P:
// apb_uart
module apb_uart #(
    parameter SYSTEM_FREQUENCY = 50_000_000,
    parameter SAMPLING_RATE = 16
)(
    input pclk,  
    input preset_n,  
    input psel,
    input penable,
    input pwrite,
    input[11:0] paddr,
    input[3:0] pstrb,
    input[31:0] pwdata,
    output pready,
    output pslverr,
    output[31:0] prdata,
    output irq,
    output logic baud_o,
    output logic tick_rx, 
    input cts_n,
    input rx,
    output tx,
    output rts_n
);
    localparam logic [11:0] ADDR_TDR = 12'h000;
    localparam logic [11:0] ADDR_RDR = 12'h004;
    localparam logic [11:0] ADDR_LCR = 12'h008;
    localparam logic [11:0] ADDR_OCR = 12'h00C;
    localparam logic [11:0] ADDR_LSR = 12'h010;
    localparam logic [11:0] ADDR_FCR = 12'h014;
    localparam logic [11:0] ADDR_IER = 12'h018;
    localparam logic [11:0] ADDR_IIR = 12'h01C;
    localparam logic [11:0] ADDR_HCR = 12'h020;
    logic [31:0] tdr;
    logic [31:0] rdr;
    logic [31:0] lcr;
    logic [31:0] ocr;
    logic [31:0] lsr;
    logic [31:0] fcr;
    logic [31:0] ier;
    logic [31:0] iir;
    logic [31:0] hcr;
    logic [31:0] pwdata_d;
    logic psel_d;
    logic penable_d;
  ...
Size in the first run: about 810 flip-flops, ~94 I/O pins, ~34000 µm² of cells after synthesis.
export LEC_CHECK = 0
export ABC_AREA = 1
export CAP_MARGIN = 5
export CORE_ASPECT_RATIO = 1.67
export CORE_MARGIN = 2
export CORE_UTILIZATION = 28
export SETUP_SLACK_MARGIN = 5.0
export SLEW_MARGIN = 20
create_clock -name core_clock -period 20.0 [get_ports {pclk}]
run.sh (not shown) runs the stock make flow with config.mk's settings and CLKGATE_MAP_FILE=.
Every stage of the flow completed for P, and the final layout passed the timing, DRC and antenna checks.
### P -> Q
- PLACE_DENSITY_LB_ADDON now 0.16, previously not set
- CTS_CLUSTER_DIAMETER now 24, previously not set
- CELL_PAD_IN_SITES_GLOBAL_PLACEMENT now 1, previously not set
- GPL_TIMING_DRIVEN now 1, previously not set
- MIN_ROUTING_LAYER now met2, previously not set
- CORE_ASPECT_RATIO now 1.74, was 1.67
- CELL_PAD_IN_SITES_DETAIL_PLACEMENT now 2, previously not set
- CTS_CLUSTER_SIZE now 10, previously not set
- CORE_UTILIZATION now 67, was 28
Results
- Row count of Q falls short of that of P by more than a quarter.
- The flow ended early for Q: it failed with a tool error in 3_1_place_gp_skip_io.
- P -> Q: proportion of register bits with asynchronous set or reset after synthesis delta 0, exact match
- Going from P to Q, sequential fraction of the synthesis area saw little to no change, fraction of synthesized area in multiplexers stayed essentially flat, horizontal die size saw a decrease, die area went down by about 60%, area figure in the yosys stat output neither gained nor lost much.
- P -> Q: count of flip-flops with a built-in enable after synthesis delta 0, exact match
--- input diff Q..R ---
- PLACE_DENSITY_LB_ADDON: 0.16 -> unset
- CTS_CLUSTER_SIZE: 10 -> 18
- CORE_UTILIZATION: 67 -> 64
- CELL_PAD_IN_SITES_DETAIL_PLACEMENT: 2 -> 1
- CORE_ASPECT_RATIO: 1.74 -> unset
- CAP_MARGIN: 5 -> 20
- GPL_TIMING_DRIVEN: 1 -> unset
- CORE_MARGIN: 2 -> 7
- CTS_CLUSTER_DIAMETER: 24 -> unset
- CELL_PAD_IN_SITES_GLOBAL_PLACEMENT: 1 -> 3
- GPL_ROUTABILITY_DRIVEN: unset -> 0
Results
FAIL for each of R and Q
Run status, Q: aborted in 3_1_place_gp_skip_io, error FLW-0024
[compare] base=Q new=R: floorplan core density saw a decrease, yosys stat chip area level, area of the die went up 14%, die extent in y went down by 19%.
Setup changes, R to S
- CELL_PAD_IN_SITES_GLOBAL_PLACEMENT: 3 -> unset
- CELL_PAD_IN_SITES_DETAIL_PLACEMENT: 1 -> unset
- ABC_AREA: 1 -> unset
- CTS_CLUSTER_SIZE: 18 -> unset
- CORE_MARGIN: 7 -> 2
- SETUP_SLACK_MARGIN: 5.0 -> unset
- GPL_ROUTABILITY_DRIVEN: 0 -> unset
- CORE_UTILIZATION: 64 -> 40
- MIN_ROUTING_LAYER: met2 -> unset
Results
Of R and S, only S finishes the flow clean.
The log for R ends in 3_1_place_gp_skip_io with error GPL-0301, so the run never completed.
S -> R: synthesized flop and latch total flat
Taking R over S, the synthesized cell count ratio works out to 1.3.
Looking at XOR/XNOR share of the synthesized area, S sits 1.2 points higher than R does.
Core utilization at floorplan delta for S relative to R: 24 points lower
Compare S and R | share of synthesized area occupied by flip-flops and latches lower: R
Simple-gate share of the synthesized area (higher): R
Post-synthesis share of cell area spent on full adders, half adders and majority gates: S vs R — no meaningful difference
diff inputs: S => T
- putting CTS_CLUSTER_SIZE at 10 where nothing was set
- putting GPL_TIMING_DRIVEN at 1 where nothing was set
- putting CORE_ASPECT_RATIO at 1.74 where nothing was set
- putting SETUP_SLACK_MARGIN at 5.0 where nothing was set
- putting CELL_PAD_IN_SITES_DETAIL_PLACEMENT at 2 where nothing was set
- swapping 40 for 43 in CORE_UTILIZATION
- putting ABC_AREA at 1 where nothing was set
- swapping 20 for 5 in CAP_MARGIN
--- outcome ---
Delta(final clock period utilization by the worst path, T - S) > 0. T vs. S: placer congestion estimate went up by about 9%. Compared to S, T has synthesized-area fraction occupied by xor and xnor cells 1.2 points lower. Compared T vs S, and utilization is up in T. Comparing worst setup slack after layout for T and S, the bigger number came from S. Relative to S, post-detailed-route via-to-cell ratio has increased by 24% in T.


apb_uart again, from the RTL that the note above started with.
export LEC_CHECK = 0
export ABC_AREA = 1
export CAP_MARGIN = 20
export CORE_MARGIN = 2
export CORE_UTILIZATION = 71
export CTS_CLUSTER_DIAMETER = 258
export CTS_CLUSTER_SIZE = 15
export HOLD_SLACK_MARGIN = 0.29
export MAX_ROUTING_LAYER = met4
export PLACE_DENSITY = 0.61
export SLEW_MARGIN = 20
create_clock -name core_clock -period 11.2 [get_ports {pclk}]
Edit:
Settings changed: ABC_AREA 1 to not set, CORE_UTILIZATION 71 to 61, CTS_CLUSTER_DIAMETER 258 to not set, CTS_CLUSTER_SIZE 15 to not set, HOLD_SLACK_MARGIN 0.29 to not set, MAX_ROUTING_LAYER met4 to not set, PLACE_DENSITY 0.61 to not set.
Clock period 11.2 ns to 6.1 ns, I/O delays scaled along.
=> Core utilization fell by 8.5 points; sequential share of layout area fell by 0.61 points; synthesized area fell by 2.1%; worst hold slack improved by 0.0082 ns; total power rose by 110%; clock-buffer cell count is unchanged; combinational power rose by 120%; via count fell by 16%.
Edit:
Settings changed: CORE_UTILIZATION 61 to 14.
Clock period 6.1 ns to 30.6 ns, I/O delays scaled along.
Result:
- power shrinks by 80%
- die size grows to 4.3 times its value
- cell area grows by 8.5%
- cell count grows by 64%
Edit:
Settings changed: CORE_UTILIZATION 14 to 40.
Clock period 30.6 ns to 6.06 ns, I/O delays scaled along.
Effect: Worst setup slack degrades by 20 ns; wire length decreases by a few percent; worst hold slack degrades by 0.012 ns; clock skew barely changes; design area decreases by a few percent; utilization increases by 29 points; die size decreases by well over a third.
Power is estimated from default activity; no workload was simulated.
